==> inputs of run X <==
==> flow/design.v <==
/*verilator lint_off EOFNEWLINE*/
/*verilator lint_off WIDTHEXPAND*/
module cordic #(
    parameter WIDTH = 16,                
    parameter ITERATIONS = 12,           
    parameter MODE = 0                   
)(
    input wire clk,
    input wire rst_n,
    input wire start,                    
    input wire [WIDTH-1:0] x_in,         
    input wire [WIDTH-1:0] y_in,         
    input wire [WIDTH-1:0] z_in,         
    output reg done,                     
    output reg [WIDTH-1:0] x_out,        
    output reg [WIDTH-1:0] y_out,        
    output reg [WIDTH-1:0] z_out         
);
    localparam IDLE = 2'd0;
    localparam SETUP = 2'd1;
    localparam ITERATE = 2'd2;
    localparam DONE = 2'd3;
    reg [1:0] state, next_state;
    reg signed [WIDTH-1:0] x, y;
    reg [WIDTH-1:0] z;
    reg signed [WIDTH-1:0] x_next, y_next;
    reg [WIDTH-1:0] z_next;
    reg [$clog2(ITERATIONS)-1:0] iteration;
    function [WIDTH-1:0] atan_table;
        input [3:0] idx;
        begin
            case (idx)
                4'd0:  atan_table = 16'd8192;    
                4'd1:  atan_table = 16'd4836;    
                4'd2:  atan_table = 16'd2555;    
                4'd3:  atan_table = 16'd1297;    
                4'd4:  atan_table = 16'd651;     
                4'd5:  atan_table = 16'd326;     
                4'd6:  atan_table = 16'd163;     
                4'd7:  atan_table = 16'd81;      
                4'd8:  atan_table = 16'd41;      
                4'd9:  atan_table = 16'd20;      
                4'd10: atan_table = 16'd10;      
                4'd11: atan_table = 16'd5;       
                default: atan_table = 16'd0;
            endcase
        end
    endfunction
    always @(posedge clk or negedge rst_n) begin
        if (!rst_n) begin
            state <= IDLE;
            x <= 0;
            y <= 0;
            z <= 0;
            iteration <= 0;
            done <= 1'b0;
            x_out <= 0;
            y_out <= 0;
            z_out <= 0;
        end else begin
            state <= next_state;
            case (state)
                IDLE: begin
                    done <= 1'b0;
                end
                SETUP: begin
                    x <= x_in;
                    y <= y_in;
                    z <= z_in;
                    iteration <= 0;
                end
                ITERATE: begin
                    x <= x_next;
                    y <= y_next;
                    z <= z_next;
                    iteration <= iteration + 1;
                end
                DONE: begin
                    done <= 1'b1;
                    x_out <= x;
                    y_out <= y;
                    z_out <= z;
                end
            endcase
        end
    end
    always @(*) begin
        next_state = state;
        case (state)
            IDLE: begin
                if (start) begin
                    next_state = SETUP;
                end
            end
            SETUP: begin
                next_state = ITERATE;
            end
            ITERATE: begin
                if (iteration == ITERATIONS - 1) begin
                    next_state = DONE;
                end
            end
            DONE: begin
                next_state = IDLE;
            end
        endcase
    end
    wire [WIDTH-1:0] shift_x = x >>> iteration;
    wire [WIDTH-1:0] shift_y = y >>> iteration;
    always @(*) begin
        x_next = x;
        y_next = y;
        z_next = z;
        if (state == ITERATE) begin
            if (MODE == 0) begin
                if (z[WIDTH-1] == 1'b0) begin   
                    x_next = x - shift_y;
                    y_next = y + shift_x;
                    z_next = z - atan_table(iteration);
                end else begin   
                    x_next = x + shift_y;
                    y_next = y - shift_x;
                    z_next = z + atan_table(iteration);
                end
            end else begin
                if (y[WIDTH-1] == 1'b0) begin   
                    x_next = x + shift_y;
                    y_next = y - shift_x;
                    z_next = z + atan_table(iteration);
                end else begin   
                    x_next = x - shift_y;
                    y_next = y + shift_x;
                    z_next = z - atan_table(iteration);
                end
            end
        end
    end
endmodule
/*verilator lint_on EOFNEWLINE*/
/*verilator lint_on WIDTHEXPAND*/ 
==> flow/run.sh <==
#!/bin/bash
# the make line also repeats each setting of config.mk as NAME=value (left out here)
make -C /OpenROAD-flow-scripts/flow DESIGN_CONFIG=/design/flow/config.mk WORK_HOME=/design/flow/orfs CLKGATE_MAP_FILE= finish
==> flow/config.mk <==
export PLATFORM = sky130hd
export DESIGN_NAME = cordic
export DESIGN_NICKNAME = cordic
export VERILOG_FILES = /design/flow/design.v
export SDC_FILE = /design/flow/constraint.sdc
export NUM_CORES = 4
export LEC_CHECK = 0
export CAP_MARGIN = 20
export CORE_MARGIN = 2
export CORE_UTILIZATION = 72
export HOLD_SLACK_MARGIN = 0.29
export PLACE_DENSITY = 0.67
export SETUP_SLACK_MARGIN = -0.55
export SLEW_MARGIN = 40
==> flow/constraint.sdc <==
create_clock -name core_clock -period 7.27 [get_ports {clk}]
set_input_delay 1.4540 -clock core_clock [delete_from_list [all_inputs] [get_ports {clk}]]
set_output_delay 1.4540 -clock core_clock [all_outputs]
set_load 0.01 [all_outputs]
==> run Y (differences from run X) <==
- CORE_UTILIZATION: 72 -> 70
- CTS_CLUSTER_DIAMETER: not set -> 30
- CTS_CLUSTER_SIZE: not set -> 38
- HOLD_SLACK_MARGIN: 0.29 -> not set
- PLACE_DENSITY: 0.67 -> not set
- SETUP_SLACK_MARGIN: -0.55 -> 0.61
- SLEW_MARGIN: 40 -> 20
==> flow/constraint.sdc (replaced) <==
create_clock -name core_clock -period 4.68 [get_ports {clk}]
set_input_delay 0.9360 -clock core_clock [delete_from_list [all_inputs] [get_ports {clk}]]
set_output_delay 0.9360 -clock core_clock [all_outputs]
set_load 0.01 [all_outputs]
==> run K (differences from run X) <==
- CAP_MARGIN: 20 -> 40
- CORE_UTILIZATION: 72 -> 40
- CTS_CLUSTER_DIAMETER: not set -> 332
- CTS_CLUSTER_SIZE: not set -> 100
- HOLD_SLACK_MARGIN: 0.29 -> not set
- PLACE_DENSITY: 0.67 -> not set
- SETUP_SLACK_MARGIN: -0.55 -> not set
- SLEW_MARGIN: 40 -> 20
==> flow/constraint.sdc (replaced) <==
create_clock -name core_clock -period 10.0 [get_ports {clk}]
set_input_delay 2.0000 -clock core_clock [delete_from_list [all_inputs] [get_ports {clk}]]
set_output_delay 2.0000 -clock core_clock [all_outputs]
set_load 0.01 [all_outputs]
==> run D (differences from run X) <==
- ABC_AREA: not set -> 0
- CORE_UTILIZATION: 72 -> 40
- HOLD_SLACK_MARGIN: 0.29 -> not set
- MIN_ROUTING_LAYER: not set -> met2
- PLACE_DENSITY: 0.67 -> 0.42
- SETUP_SLACK_MARGIN: -0.55 -> not set
- SLEW_MARGIN: 40 -> 20
==> flow/constraint.sdc (replaced) <==
create_clock -name core_clock -period 10.0 [get_ports {clk}]
set_input_delay 2.0000 -clock core_clock [delete_from_list [all_inputs] [get_ports {clk}]]
set_output_delay 2.0000 -clock core_clock [all_outputs]
set_load 0.01 [all_outputs]
==> results <==
Run X completed with no timing, DRC or antenna violations. Run K completed with no timing, DRC or antenna violations. Run Y finished with negative setup slack left. Run D completed without violations.
Global-route usage: run Y > run X > run D > run K.
Utilization: run D < run K < run X < run Y.
First-iteration DRC count: run K < run X < run D < run Y.
Between run X and run D, the lower die size is in run X (gap about 43%, measured against run D).
